==> job 9662: inputs <==
==> flow/design.v (excerpt) <==
module SimulatedDevice(
    input[1:0] global_state,
    input sys_clk,
    input rx,
    output tx,
    input turn_left_signal,
    input turn_right_signal,
    input move_forward_signal,
    input move_backward_signal,
    input place_barrier_signal,
    input destroy_barrier_signal,
    input rst,
    input clutch,
    input throttle,
    input brake,
    input power_on,
    input power_off,
    output front_detector,
    output back_detector,
    output left_detector,
    output right_detector,
    output move_backward_light,
    output move_forward_light,
    output turn_left_light,
    output turn_right_light,
    output power_light,
    output reg [2:0] state_light,
    output reg [3:0] moving_light,
    output [7:0] seg1,
    output [7:0] seg2,
    output [7:0] an
    );
clock: 15.1 ns
lec_check: 0
cap_margin: 5
core_margin: 2
core_utilization: 70
cts_cluster_size: 80
hold_slack_margin: -0.09
max_routing_layer: met4
setup_slack_margin: 3.92
slew_margin: 20
run.sh (not shown) runs the stock make flow with config.mk's settings and CLKGATE_MAP_FILE=.
==> job 3727: changes against job 9662 <==
==> flow/config.mk (replaced) <==
export PLATFORM = sky130hd
export DESIGN_NAME = SimulatedDevice
export DESIGN_NICKNAME = SimulatedDevice
export VERILOG_FILES = /design/flow/design.v
export SDC_FILE = /design/flow/constraint.sdc
export NUM_CORES = 4
export LEC_CHECK = 0
export ABC_AREA = 1
export CAP_MARGIN = 5
export CORE_MARGIN = 2
export CORE_UTILIZATION = 72
export CTS_CLUSTER_DIAMETER = 268
export PLACE_DENSITY = 0.62
export SETUP_SLACK_MARGIN = -1.04
export SLEW_MARGIN = 20
==> flow/constraint.sdc (replaced) <==
create_clock -name core_clock -period 13.6 [get_ports {sys_clk}]
set_input_delay 2.7200 -clock core_clock [delete_from_list [all_inputs] [get_ports {sys_clk}]]
set_output_delay 2.7200 -clock core_clock [all_outputs]
set_load 0.01 [all_outputs]
==> job 9405: changes against job 9662 <==
==> flow/config.mk (replaced) <==
export PLATFORM = sky130hd
export DESIGN_NAME = SimulatedDevice
export DESIGN_NICKNAME = SimulatedDevice
export VERILOG_FILES = /design/flow/design.v
export SDC_FILE = /design/flow/constraint.sdc
export NUM_CORES = 4
export LEC_CHECK = 0
export ABC_AREA = 1
export CAP_MARGIN = 20
export CORE_MARGIN = 2
export CORE_UTILIZATION = 52
export SLEW_MARGIN = 20
==> flow/constraint.sdc (replaced) <==
create_clock -name core_clock -period 18.9 [get_ports {sys_clk}]
set_input_delay 3.7800 -clock core_clock [delete_from_list [all_inputs] [get_ports {sys_clk}]]
set_output_delay 3.7800 -clock core_clock [all_outputs]
set_load 0.01 [all_outputs]
==> comparison <==
Job 3727 completed, yet does not pass: negative setup slack. Job 9405 completed without violations. Job 9662 never finished: it broke off in global routing (5_1_grt) (GRT-0232). The first-iteration DRC count of job 3727 is 4.0 times that of job 9405. Combinational power: job 3727 is higher than job 9405 (61%). Between job 9405 and job 3727, the lower critical path depth is in job 9405 (gap 11). Against job 3727, the clock power of job 9405 is lower by about 24%. Of job 3727 and job 9405, job 3727 has the higher non-clock buffer count (gap 505). Against job 9405, the count of clock-buffer cells in the layout of job 3727 is lower by 16. Of job 9405 and job 3727, job 3727 has the higher hold slack (gap 0.0066 ns).

==> job 2915 <==
SimulatedDevice again, from the RTL that the note above started with.
Settings: LEC_CHECK=0, CAP_MARGIN=35, CORE_ASPECT_RATIO=1.57, CORE_MARGIN=2, CORE_UTILIZATION=72, CTS_CLUSTER_SIZE=21, HOLD_SLACK_MARGIN=0.29, PLACE_DENSITY_LB_ADDON=0.14, SLEW_MARGIN=20; clock period 18.5 ns.
==> job 9437 (differences from job 2915) <==
ABC_AREA = 1   (was not set)
CAP_MARGIN = 20   (was 35)
CORE_ASPECT_RATIO = not set   (was 1.57)
CTS_CLUSTER_DIAMETER = 268   (was not set)
CTS_CLUSTER_SIZE = not set   (was 21)
HOLD_SLACK_MARGIN = not set   (was 0.29)
PLACE_DENSITY_LB_ADDON = not set   (was 0.14)
SETUP_SLACK_MARGIN = -1.04   (was not set)
==> flow/constraint.sdc (replaced) <==
create_clock -name core_clock -period 13.6 [get_ports {sys_clk}]
set_input_delay 2.7200 -clock core_clock [delete_from_list [all_inputs] [get_ports {sys_clk}]]
set_output_delay 2.7200 -clock core_clock [all_outputs]
set_load 0.01 [all_outputs]
==> job 311 (differences from job 2915) <==
CAP_MARGIN = 20   (was 35)
CORE_MARGIN = 4   (was 2)
CORE_UTILIZATION = 41   (was 72)
CTS_CLUSTER_SIZE = not set   (was 21)
HOLD_SLACK_MARGIN = 0.05   (was 0.29)
PLACE_DENSITY_LB_ADDON = not set   (was 0.14)
TNS_END_PERCENT = 65   (was not set)
==> flow/constraint.sdc (replaced) <==
create_clock -name core_clock -period 22.6 [get_ports {sys_clk}]
set_input_delay 4.5200 -clock core_clock [delete_from_list [all_inputs] [get_ports {sys_clk}]]
set_output_delay 4.5200 -clock core_clock [all_outputs]
set_load 0.01 [all_outputs]
==> changes_impl.md <==
### Physical design

* Yosys chip area at 32500 um2
* Core area at 44300 um2
* M3 GR Usage at 4.52%
* Place WS at -2720 ps
* Mux share at 0.0308%
* Post-synthesis adder-cell area fraction at 3.82%
* Yosys xor share at 2.86%
* Die height at 216 um
* Die area at 46800 um2
* Final WS setup at -3230 ps
* Final setup fails at 27
* Post-synthesis compound-gate area fraction at 11.3%
* Failed Checks: setup timing
* Resize count post-CTS at 75
* Status: finished with violations
* Post-CTS Setup Repair Bufs at 47
* Syn Inst Count at 4906
* Post-synthesis simple-gate area fraction at 42.0%
the above is filed under job 9437

==> changes_impl.md <==
### Physical design

* Status: complete, no violations
* Resize count post-CTS at 0
* M3 GR Usage at 1.41%
* Cell count along the critical path at 93
* Yosys chip area at 34600 um2
* Post-CTS Setup Repair Bufs at 0
* Seq area share at 23.9%
* Final setup fails at 0
* Post-synthesis simple-gate area fraction at 28.2%
* Yosys xor share at 9.40%
* Die area at 89300 um2
* Place WS at -502 ps
* Post-synthesis compound-gate area fraction at 23.9%
* Final WS setup at 1090 ps
* Die height at 372 um
* Mux share at 3.81%
* Crit path DRT at 23080 ps
* Cell mode on critical path: ha_1
the above is filed under job 311

==> changes_impl.md <==
### Changed

* Syn Inst Count at 4538
* Exit stage: global routing (5_1_grt)
* Mux share at 3.81%
* Core area at 47400 um2
* Post-synthesis compound-gate area fraction at 23.9%
* Post-synthesis adder-cell area fraction at 3.64%
* Status: stopped before the end
* Post-CTS Setup Repair Bufs at 77
* First Error: [ERROR GRT-0232] Routing congestion too high. Check the congestion heatmap in the GUI.
* M3 GR Usage at 59.8%
* Post-synthesis simple-gate area fraction at 28.2%
the above is filed under job 2915

Power figures rest on the tool's default switching activity, not on a simulated workload.
